build 65:
Design PE, start of the top module:
module PE (input [31:0] x, input [31:0] w, input [31:0] acc, output reg [31:0] res, input clk, output reg [31:0] wout);
  reg [31:0] S1;
  wire [31:0] addout,multout;
  always @(posedge clk) begin
    res <= addout;
    wout <= w;
  end
mult32 m1(.clk(clk),.en(1'b1),.rst(1'b0),.a(x),.b(w),.z(multout),.output_ready());
adder32 a1(.clk(clk),.en(1'b1),.rst(1'b0),.a(multout),.b(acc),.z(addout),.output_ready());
endmodule
export LEC_CHECK = 0
export CAP_MARGIN = 40
export CELL_PAD_IN_SITES_DETAIL_PLACEMENT = 2
export CELL_PAD_IN_SITES_GLOBAL_PLACEMENT = 3
export CORE_ASPECT_RATIO = 0.59
export CORE_MARGIN = 4
export CORE_UTILIZATION = 17
export GPL_ROUTABILITY_DRIVEN = 1
export MAX_ROUTING_LAYER = met4
export SLEW_MARGIN = 35
create_clock -name core_clock -period 29.2 [get_ports {clk}]
run.sh (not shown) runs the stock make flow with config.mk's settings and CLKGATE_MAP_FILE=.
Build 65 | status: complete | timing, DRC, antenna: pass
Edits applied to the flow inputs when going from build 65 to build 31:
# build 65
export LEC_CHECK = 0
export CAP_MARGIN = 40
export CELL_PAD_IN_SITES_DETAIL_PLACEMENT = 2
export CELL_PAD_IN_SITES_GLOBAL_PLACEMENT = 3
export CORE_ASPECT_RATIO = 0.59
export CORE_MARGIN = 4
export CORE_UTILIZATION = 17
export GPL_ROUTABILITY_DRIVEN = 1
export MAX_ROUTING_LAYER = met4
export SLEW_MARGIN = 35
create_clock -name core_clock -period 29.2 [get_ports {clk}]
# build 31
export LEC_CHECK = 0
export ABC_AREA = 1
export CAP_MARGIN = 20
export CORE_MARGIN = 5
export CORE_UTILIZATION = 37
export CTS_CLUSTER_DIAMETER = 185
export CTS_CLUSTER_SIZE = 66
export MIN_ROUTING_LAYER = met1
export SLEW_MARGIN = 35
export TNS_END_PERCENT = 75
create_clock -name core_clock -period 18.0 [get_ports {clk}]
Taking build 65 as the reference, in build 31 number of vias per cell after detailed routing rose 0.24, met3 capacity usage during global routing fell 0.80 points, synthesized instance count rose 854, buffer count excluding the clock tree in the final layout fell 18%. Diff build 65 and build 31: area of the synthesized netlist per yosys stat higher in build 65. Per the final summary, build 31 finished and its layout is clean on timing, DRC and antenna. A prevailing logic family in the synthesized netlist of adder cells is what build 65 shows, while simple AND/OR/NAND/NOR gates belongs to build 31. The routed wire length of build 31 falls short of that of build 65 by 43%. Number of clock buffers in the layout: build 31 lower than build 65. Total die area for build 31: about 55% down relative to build 65.
> inputs changed (build 31 -> build 45)
# build 31
export LEC_CHECK = 0
export ABC_AREA = 1
export CAP_MARGIN = 20
export CORE_MARGIN = 5
export CORE_UTILIZATION = 37
export CTS_CLUSTER_DIAMETER = 185
export CTS_CLUSTER_SIZE = 66
export MIN_ROUTING_LAYER = met1
export SLEW_MARGIN = 35
export TNS_END_PERCENT = 75
create_clock -name core_clock -period 18.0 [get_ports {clk}]
# build 45
export LEC_CHECK = 0
export CAP_MARGIN = 20
export CORE_MARGIN = 2
export CORE_UTILIZATION = 67
export CTS_CLUSTER_DIAMETER = 359
export MAX_ROUTING_LAYER = met4
export SETUP_SLACK_MARGIN = -1.22
export SLEW_MARGIN = 20
create_clock -name core_clock -period 15.7 [get_ports {clk}]
Notes after the runs:
- Summary of build 31 and build 45: one run falls short of a clean finish, namely build 45.
- Ran to the end and failed final checks on negative setup slack: build 45.
- Cell count: build 45 lower than build 31
- Delay of the slowest cell on the worst path ends up higher on build 45.
- Sort build 31 and build 45 by detailed-route wire length, ascending, and build 31 comes first.
- Taking build 31 as the reference, in build 45 antenna diode instance count rose by 7; final estimated routing congestion in global placement went up; critical path data required time went down; sum of met3 wire segment lengths after detailed routing went up 170%; proportion of synthesized chip area in sequential cells went down by 0.25 points.
- Worst setup slack ends up higher on build 31.
- Compared with build 31, build 45 shows wire length of the first global-routing pass that has gone up by more than 10%.
Setup changes, build 45 to build 58
# build 45
export LEC_CHECK = 0
export CAP_MARGIN = 20
export CORE_MARGIN = 2
export CORE_UTILIZATION = 67
export CTS_CLUSTER_DIAMETER = 359
export MAX_ROUTING_LAYER = met4
export SETUP_SLACK_MARGIN = -1.22
export SLEW_MARGIN = 20
create_clock -name core_clock -period 15.7 [get_ports {clk}]
# build 58
export LEC_CHECK = 0
export ABC_AREA = 1
export CAP_MARGIN = 20
export CORE_MARGIN = 2
export CORE_UTILIZATION = 72
export CTS_CLUSTER_DIAMETER = 146
export CTS_CLUSTER_SIZE = 100
export SLEW_MARGIN = 20
export TNS_END_PERCENT = 10
create_clock -name core_clock -period 13.1 [get_ports {clk}]
Findings:
In build 45 the implementation ran to completion but is not tape-out ready, as the final checks report negative setup slack. Status: build 58 FAILED at clock tree synthesis (4_1_cts) (tool error). Between build 58 and build 45, the synthesized cell count is higher for build 58. Standard-cell row count for build 58 is lower than for build 45. Summary of build 58 over build 45: die height has decreased; area reported by Yosys stat has decreased; post-synthesis mux area share has decreased; synthesized-area fraction occupied by xor and xnor cells has decreased; total die size has decreased.
What build 44 does differently from build 58 at the input level:
# build 58
export LEC_CHECK = 0
export ABC_AREA = 1
export CAP_MARGIN = 20
export CORE_MARGIN = 2
export CORE_UTILIZATION = 72
export CTS_CLUSTER_DIAMETER = 146
export CTS_CLUSTER_SIZE = 100
export SLEW_MARGIN = 20
export TNS_END_PERCENT = 10
create_clock -name core_clock -period 13.1 [get_ports {clk}]
# build 44
export LEC_CHECK = 0
export CAP_MARGIN = 20
export CORE_MARGIN = 2
export CORE_UTILIZATION = 39
export SLEW_MARGIN = 20
create_clock -name core_clock -period 17.6 [get_ports {clk}]
==> comparison <==
- Per the final summary, build 44 finished and its layout is clean on timing, DRC and antenna.
- Floorplan core area (build 58 / build 44): 0.52
- Build 44 vs. build 58: area of the mapped netlist went up by 1800 sq um.
- Diff build 58 and build 44: placed instance count higher in build 58
- Sort build 58 and build 44 by total placed instance area, ascending, and build 44 comes first.
- Build 58 -> build 44: gate count after technology mapping decreased by more than 10%
- Between build 44 and build 58, it is build 44 whose core utilization before placement is lower, by 33 points.
- Re routability-driven placement congestion ratio: build 44 is 0.19 down on build 58.
- NOTE: synthesized chip area reported by yosys in build 44 exceeds that of build 58
- Total half-perimeter wirelength after legalization and detailed placement on build 44 is behind build 58.
- The final reports for build 44 and build 58 show total cells reported by yosys after synthesis lower in the former.
- Die area | build 44 above build 58
